==> flow/design.v <==
`timescale 1ns / 1ps
module SimpleCPU(clk, rst, data_fromRAM, wrEn, addr_toRAM, data_toRAM, pCounter);
parameter SIZE = 10;
input clk, rst;
input wire [31:0] data_fromRAM;
output reg wrEn;
output reg [SIZE-1:0] addr_toRAM;
output reg [31:0] data_toRAM;
output reg [SIZE-1:0] pCounter;
reg [ 3:0] opcode, opcodeNext;
reg [13:0] operand1, operand2, operand1Next, operand2Next;
reg [SIZE-1:0]   pCounterNext;
reg [31:0] num1, num2, num1Next, num2Next;
reg [ 3:0] state, stateNext;
always @(posedge clk)begin
	state    <= stateNext;
	pCounter <= pCounterNext;
	opcode   <= opcodeNext;
	operand1 <= operand1Next;
	operand2 <= operand2Next;
	num1     <= num1Next;
	num2     <= num2Next;
end
always @*begin
	stateNext    = state;
	pCounterNext = pCounter;
	opcodeNext   = opcode;
	operand1Next = operand1;
	operand2Next = operand2;
	num1Next     = num1;
	num2Next     = num2;
	addr_toRAM   = 0;
	wrEn         = 0;
	data_toRAM   = 0;
if(rst)
	begin
	stateNext    = 0;
	pCounterNext = 0;
	opcodeNext   = 0;
	operand1Next = 0;
	operand2Next = 0;
	num1Next     = 0;
	num2Next     = 0;
	addr_toRAM   = 0;
	wrEn         = 0;
	data_toRAM   = 0;
	end
else 
	case(state)                       
		0: begin											 
			pCounterNext = pCounter;
			opcodeNext   = opcode;
			operand1Next = 0;
			operand2Next = 0;
			addr_toRAM   = pCounter;
			num2Next     = 0;
			wrEn         = 0;
			data_toRAM   = 0;
			stateNext    = 1;
		end 
		1:begin                    
			pCounterNext = pCounter;
			opcodeNext   = {data_fromRAM[28], data_fromRAM[31:29]};
			operand1Next = data_fromRAM[27:14];
			operand2Next = data_fromRAM[13:0];
			addr_toRAM   = operand1Next;
			num1Next     = data_fromRAM;
			wrEn         = 0;
			data_toRAM   = 0;
			if( {data_fromRAM[28], data_fromRAM[31:29]} == 4'b0101 ) 	begin
				stateNext = 5;
				addr_toRAM = data_fromRAM[13:0];
				num1Next = operand1;
			end
			else if( {data_fromRAM[28], data_fromRAM[31:29]} == 4'b1101 ) 	begin
				stateNext = 6;
				addr_toRAM = data_fromRAM[27:14];
				num1Next = operand1;
			end
			else if(data_fromRAM[28] == 0 )  
				stateNext = 2;  
			else 
				stateNext = 3;
		end
		2: begin          
			pCounterNext = pCounter;
			opcodeNext   = opcode;
			operand1Next = operand1;
			operand2Next = operand2;
			addr_toRAM   = operand2;
			num1Next     = data_fromRAM;
			wrEn         = 0;
			data_toRAM   = operand2;
			stateNext = 3;
		end
		3: begin            
			pCounterNext = pCounter + 1;
			opcodeNext = opcode;
			operand1Next = operand1;
			operand2Next = operand2;
			addr_toRAM = operand1;
			num1Next = num1;
			wrEn = 1;
			stateNext = 0;
			case(opcode)                       
				4'b0000: data_toRAM = num1Next + data_fromRAM;  
				4'b1000: data_toRAM = data_fromRAM + operand2;  
				4'b0001: data_toRAM = ~(num1Next & data_fromRAM);  
				4'b1001: data_toRAM = ~(data_fromRAM & operand2);  
				4'b0010: begin 
					if(data_fromRAM < 32)
						data_toRAM = num1 >> data_fromRAM; 
					else
						data_toRAM = num1 << (data_fromRAM - 32); 
				end
				4'b1010: begin 
					if(operand2 < 32)
						data_toRAM = data_fromRAM >> operand2; 
					else
						data_toRAM = data_fromRAM << (operand2 - 32); 
				end
				4'b0011: data_toRAM = num1Next < data_fromRAM;  
				4'b1011: data_toRAM = data_fromRAM < operand2;  
				4'b0100: data_toRAM = data_fromRAM;  
				4'b1100: data_toRAM = operand2;  
				4'b0101: begin 
					data_toRAM = data_fromRAM;
					addr_toRAM = operand1;
					wrEn = 1;
				end
				4'b1101: begin  
					num2Next = data_fromRAM;
					addr_toRAM = num2;
					data_toRAM = data_fromRAM;
					wrEn = 1;
				end
				4'b0110: begin  
					if(data_fromRAM == 0)
						pCounterNext = num1;
					else
						pCounterNext = pCounter + 1;
					wrEn = 0;
				end
				4'b1110: begin
					pCounterNext = data_fromRAM + operand2;  
					wrEn = 0;
				end
				4'b0111: data_toRAM = num1Next * data_fromRAM;  
				4'b1111: data_toRAM = data_fromRAM * operand2;  
			endcase 
		end
		4:begin                    
			pCounterNext = pCounter + 1;
			opcodeNext   = 4'b0100;
			operand1Next = operand1;
			operand2Next = operand2;
			data_toRAM	 = num2;
			wrEn         = 1; 
			stateNext 	 = 0; 
			if(opcode == 4'b0101)
				addr_toRAM   = operand1;
			else if (opcode == 4'b1101)
				addr_toRAM   = num1 ;
		end
		5: begin      
			pCounterNext = pCounter;
			opcodeNext   = opcode;
			operand1Next = operand1;
			operand2Next = operand2;
			addr_toRAM   = data_fromRAM;
			num1Next     = data_fromRAM;
			wrEn         = 0;
			data_toRAM   = operand2;
			stateNext = 3;
		end
		6: begin      
			pCounterNext = pCounter;
			opcodeNext   = opcode;
			operand1Next = operand1;
			operand2Next = operand2;
			addr_toRAM   = data_fromRAM;
			num1Next     = data_fromRAM;
			num2Next     = data_fromRAM;
			wrEn         = 0;
			data_toRAM   = operand2;
			stateNext = 2;
		end
		default: begin
			stateNext    = 0;
			pCounterNext = 0;
			opcodeNext   = 0;
			operand1Next = 0;
			operand2Next = 0;
			num1Next     = 0;
			num2Next     = 0;
			addr_toRAM   = 0;
			wrEn         = 0;
			data_toRAM   = 0;
		end
	endcase
end
endmodule
==> flow/config.mk <==
export PLATFORM = sky130hd
export DESIGN_NAME = SimpleCPU
export DESIGN_NICKNAME = SimpleCPU
export VERILOG_FILES = /design/flow/design.v
export SDC_FILE = /design/flow/constraint.sdc
export NUM_CORES = 4
export LEC_CHECK = 0
export CAP_MARGIN = 30
export CELL_PAD_IN_SITES_DETAIL_PLACEMENT = 1
export CORE_ASPECT_RATIO = 0.95
export CORE_MARGIN = 2
export CORE_UTILIZATION = 40
export CTS_CLUSTER_DIAMETER = 325
export CTS_CLUSTER_SIZE = 93
export GPL_ROUTABILITY_DRIVEN = 0
export MAX_ROUTING_LAYER = met4
export MIN_ROUTING_LAYER = met2
export PLACE_DENSITY = 0.9
export SLEW_MARGIN = 20
==> flow/constraint.sdc <==
create_clock -name core_clock -period 14.0 [get_ports {clk}]
set_input_delay 2.8000 -clock core_clock [delete_from_list [all_inputs] [get_ports {clk}]]
set_output_delay 2.8000 -clock core_clock [all_outputs]
set_load 0.01 [all_outputs]
run.sh (not shown) runs the stock make flow with config.mk's settings and CLKGATE_MAP_FILE=.
The starting point did not get past 5_1_grt (GRT-0116).
Next try:
CAP_MARGIN = 20   (was 30)
CELL_PAD_IN_SITES_DETAIL_PLACEMENT = default   (was 1)
CELL_PAD_IN_SITES_GLOBAL_PLACEMENT = 3   (was default)
CORE_ASPECT_RATIO = default   (was 0.95)
CTS_CLUSTER_DIAMETER = 386   (was 325)
CTS_CLUSTER_SIZE = 95   (was 93)
GPL_ROUTABILITY_DRIVEN = default   (was 0)
HOLD_SLACK_MARGIN = -0.07   (was default)
MAX_ROUTING_LAYER = default   (was met4)
MIN_ROUTING_LAYER = default   (was met2)
PLACE_DENSITY = default   (was 0.9)
PLACE_DENSITY_LB_ADDON = 0.03   (was default)
TNS_END_PERCENT = 40   (was default)
The new run completed with no timing, DRC or antenna violations.
Die area stays flat.
Synthesized area is unchanged.
Synthesized cell count stays the same.
Next try:
CELL_PAD_IN_SITES_GLOBAL_PLACEMENT = default   (was 3)
CTS_CLUSTER_DIAMETER = 325   (was 386)
CTS_CLUSTER_SIZE = default   (was 95)
GPL_ROUTABILITY_DRIVEN = 0   (was default)
HOLD_SLACK_MARGIN = default   (was -0.07)
MAX_ROUTING_LAYER = met4   (was default)
MIN_ROUTING_LAYER = met2   (was default)
PLACE_DENSITY_LB_ADDON = default   (was 0.03)
TNS_END_PERCENT = default   (was 40)
What happened:
- This time the run never finished: it broke off in 5_1_grt
- synthesized area stays the same
- synthesized cell count stays the same
- die size is unchanged
Next try:
CORE_UTILIZATION = 66   (was 40)
CTS_CLUSTER_DIAMETER = default   (was 325)
GPL_ROUTABILITY_DRIVEN = default   (was 0)
MAX_ROUTING_LAYER = default   (was met4)
MIN_ROUTING_LAYER = default   (was met2)
clock period = 12.0 ns   (was 14.0 ns; I/O delays follow)
The new run ended with an error in 5_1_grt with GRT-0116.
Die size shrinks by well over a third.
Synthesized cell count does not change.
Synthesized area stays the same.
Next try:
CORE_UTILIZATION = 40   (was 66)
MAX_ROUTING_LAYER = met4   (was default)
MIN_ROUTING_LAYER = met2   (was default)
clock period = 14.0 ns   (was 12.0 ns; I/O delays follow)
Outcome: The changed run failed in 5_1_grt, error GRT-0116. Area after synthesis does not change. Die size is higher by 64%. Synthesized cell count is unchanged.

---

Starts from the design.v that is shown in full above.
Settings: LEC_CHECK=0, CAP_MARGIN=20, CORE_MARGIN=2, CORE_UTILIZATION=60, SETUP_SLACK_MARGIN=-0.95, SLEW_MARGIN=20; clock period 10.9 ns.
The starting point completed and failed the layout checks on setup timing.
Change:
- CORE_UTILIZATION: 60 -> 52
- SETUP_SLACK_MARGIN: -0.95 -> default
- clock period: 10.9 -> 14.0 ns (I/O delays scaled with it)
Outcome:
- The changed run reached the layout checks and failed them: setup timing
- worst hold slack hardly moves
- utilization went down by 13 points
- cell count went down by a few percent
- setup slack improves by 1.1 ns
- clock-buffer cell count does not change
- combinational power went down by a quarter to a third
- die area went up by about a fifth
- clock power went down by a quarter to a third
- sequential power went down by a quarter to a third
Change:
- CORE_UTILIZATION: 52 -> 60
- SETUP_SLACK_MARGIN: default -> 3.2
- clock period: 14.0 -> 10.9 ns (I/O delays scaled with it)
=> This time the run failed in global routing (5_1_grt); die size drops by 13%; synthesized cell count stays the same; synthesized area stays the same.
Change:
- CORE_UTILIZATION: 60 -> 66
- CTS_CLUSTER_DIAMETER: default -> 334
- SETUP_SLACK_MARGIN: 3.2 -> -0.79
After rerunning:
- The new run died in global routing (5_1_grt) on GRT-0232
- synthesized cell count stays the same
- die size decreases by about 9%
- area after synthesis does not change
Change:
- CORE_UTILIZATION: 66 -> 61
- CTS_CLUSTER_DIAMETER: 334 -> default
- TNS_END_PERCENT: default -> 5
- With this change the flow produced a layout that fails on capacitance limit, slew limit, setup timing
- die area grows by 8.1%
- synthesized cell count does not change
- synthesized area does not change
Change:
- CORE_UTILIZATION: 61 -> 65
- MAX_ROUTING_LAYER: default -> met4
Outcome: The changed run failed in detailed routing (5_2_route); global-route usage rose by 5.5 points; die area fell by about 6%; synthesized cell count does not change; synthesized area stays the same.
Power figures rest on the tool's default switching activity, not on a simulated workload.
